== job 3999 ==
## cordic
module cordic(
    input signed [29:0] i_angle,
    input i_clk,
    input i_rst,
    input i_start,
    output signed [29:0] o_sin,
    output signed [29:0] o_cos,
    output o_done
);
clock: 5.3 ns
lec_check: 0
abc_area: 1
cap_margin: 20
core_aspect_ratio: 1.44
core_margin: 2
core_utilization: 72
cts_cluster_diameter: 366
cts_cluster_size: 96
slew_margin: 20
run.sh (not shown) runs the stock make flow with config.mk's settings and CLKGATE_MAP_FILE=.
The flow ended early for job 3999: it failed with a tool error in 4_1_cts.
Edits applied to the flow inputs when going from job 3999 to job 4907:
Settings: clearing ABC_AREA, which used to be 1; swapping 72 for 40 in CORE_UTILIZATION; clearing CTS_CLUSTER_DIAMETER, which used to be 366; clearing CORE_ASPECT_RATIO, which used to be 1.44; clearing CTS_CLUSTER_SIZE, which used to be 96; swapping 5.3 for 11.0 in the clock period (ns, I/O delays scaled along).
### Flow results
Job 4907 completed end to end with timing, DRC and antenna clean. Looking at synthesized area, job 4907 sits about 9% below job 3999. From job 3999 to job 4907 the numbers moved as follows: number of placed cells counting well taps fell by 3075; async set-reset flop share out of synthesis stayed essentially flat.
Edits applied to the flow inputs when going from job 4907 to job 8412:
Settings: swapping 40 for 52 in CORE_UTILIZATION; putting CTS_CLUSTER_SIZE at 97 where nothing was set; swapping 11.0 for 7.28 in the clock period (ns, I/O delays scaled along).
==> results <==
Across job 4907 and job 8412, a clean result was obtained everywhere but in job 8412. On job 8412: via count is 5861 higher than what job 4907 gave. NOTE: final core utilization in job 8412 exceeds that of job 4907. Re synthesized instance count: no difference whatsoever between job 4907 and job 8412. Higher initial antenna violation count was reported by job 8412, not job 4907. Wire length of job 8412 exceeds that of job 4907 by a few percent. In job 8412, met3 track demand over resource in global routing is higher than in job 4907. Via-per-instance ratio went up by a few percent going from job 4907 to job 8412. Job 4907 → job 8412: setup slack decreased 850 ps, half-perimeter wire length after detailed placement has increased, final non-filler cell total went up by about 12%.
Here is what was changed in the inputs of job 8694 compared with job 8412.
Settings: CORE_ASPECT_RATIO now 0.5, previously not set; CORE_UTILIZATION now 72, was 52; PLACE_DENSITY now 0.37, previously not set; CTS_CLUSTER_SIZE no longer set, was 97; ABC_AREA now 1, previously not set; CTS_CLUSTER_DIAMETER now 333, previously not set; the clock period (ns, I/O delays scaled along) now 5.68, was 7.28.
[summary]
In job 8412 the implementation completed, yet the final layout does not meet the checks, the culprit being setup timing.
FAIL job 8694 @ 5_1_grt: tool exited with error
Diff job 8412 -> job 8694: share of the core filled by cells before placement rose by 20 points, area of the placeable core shrank by 21%.
Delta (job 8694 minus job 8412): share of the synthesized netlist area taken by xor and xnor gates decreased by 4.8 points relative to the old numbers, chip width shows an increase of 26%, fraction of the mapped netlist area in simple logic gates increased 20 points, area fraction in full adders, half adders and majority gates saw a decrease.
When the final numbers for job 8412 and job 8694 were put side by side, the die extent in y turned out to be smaller in job 8694.
From job 8412 to job 8694 the numbers moved as follows: number of buffers on the longest clock path ~0 delta, mapped cell area went up by 10%.

---

## try-umber
Starting RTL as in the previous note.
make LEC_CHECK=0 CAP_MARGIN=20 CELL_PAD_IN_SITES_DETAIL_PLACEMENT=0 CORE_MARGIN=2 CORE_UTILIZATION=65 CTS_CLUSTER_SIZE=58 MAX_ROUTING_LAYER=met4 PLACE_DENSITY_LB_ADDON=0.17 SETUP_SLACK_MARGIN=2.1 SLEW_MARGIN=0 TNS_END_PERCENT=5 finish   # period 7.31 ns
FAIL try-umber @ global routing: tool exited with error
What try-pepper does differently from try-umber at the input level:
==> flow/config.mk <==
export PLATFORM = sky130hd
export DESIGN_NAME = cordic
export DESIGN_NICKNAME = cordic
export VERILOG_FILES = /design/flow/design.v
export SDC_FILE = /design/flow/constraint.sdc
export NUM_CORES = 4
export LEC_CHECK = 0
export ABC_AREA = 1
export CAP_MARGIN = 20
export CORE_MARGIN = 2
export CORE_UTILIZATION = 72
export CTS_CLUSTER_DIAMETER = 333
export SLEW_MARGIN = 20
==> flow/constraint.sdc <==
create_clock -name core_clock -period 7.28 [get_ports {i_clk}]
set_input_delay 1.4560 -clock core_clock [delete_from_list [all_inputs] [get_ports {i_clk}]]
set_output_delay 1.4560 -clock core_clock [all_outputs]
set_load 0.01 [all_outputs]
## What came out
- Finished, but not clean: try-pepper, with setup timing.
- Delta(synthesized-area fraction occupied by adder cells, try-pepper - try-umber) < 0
- From try-umber to try-pepper the numbers moved as follows: total standard cell area after synthesis shows an increase of 0.0035 mm²; sequential area share after synthesis shows a reduction of 1.5 points.
> inputs changed (try-pepper -> try-xenon)
diff --git a/flow/config.mk b/flow/config.mk
--- a/flow/config.mk
+++ b/flow/config.mk
@@ -6,8 +6,6 @@
 export NUM_CORES = 4
 export LEC_CHECK = 0
-export ABC_AREA = 1
 export CAP_MARGIN = 20
 export CORE_MARGIN = 2
-export CORE_UTILIZATION = 72
-export CTS_CLUSTER_DIAMETER = 333
+export CORE_UTILIZATION = 20
 export SLEW_MARGIN = 20
==> flow/constraint.sdc <==
create_clock -name core_clock -period 10.4 [get_ports {i_clk}]
set_input_delay 2.0800 -clock core_clock [delete_from_list [all_inputs] [get_ports {i_clk}]]
set_output_delay 2.0800 -clock core_clock [all_outputs]
set_load 0.01 [all_outputs]
Results
try-xenon: no failed stages, no open violations at the end
try-pepper: complete, dirty (setup timing)
As of try-xenon, standard cell area after detailed placement had fallen slightly compared to try-pepper.
[compare] base=try-pepper new=try-xenon: count of final setup violators shows a reduction of 1, power in the clock group now smaller.
try-xenon vs try-pepper: count of multi-input combinational gates down by more than a quarter
Against try-pepper, try-xenon reports a met1 usage in global routing that is lower.
Part of the power in combinational logic for try-xenon: 5.1 points down relative to try-pepper
Diff try-pepper -> try-xenon: final period utilization lower, aggregate negative setup slack went up by 0.070 ns, time the worst path needs with I/O delays and setup up 1.71 ns.
try-xenon vs try-pepper: final clock skew up in try-xenon
Fmax in try-xenon is about 20% lower than in try-pepper
No activity file was given, so power comes from the tool's default toggle rates.
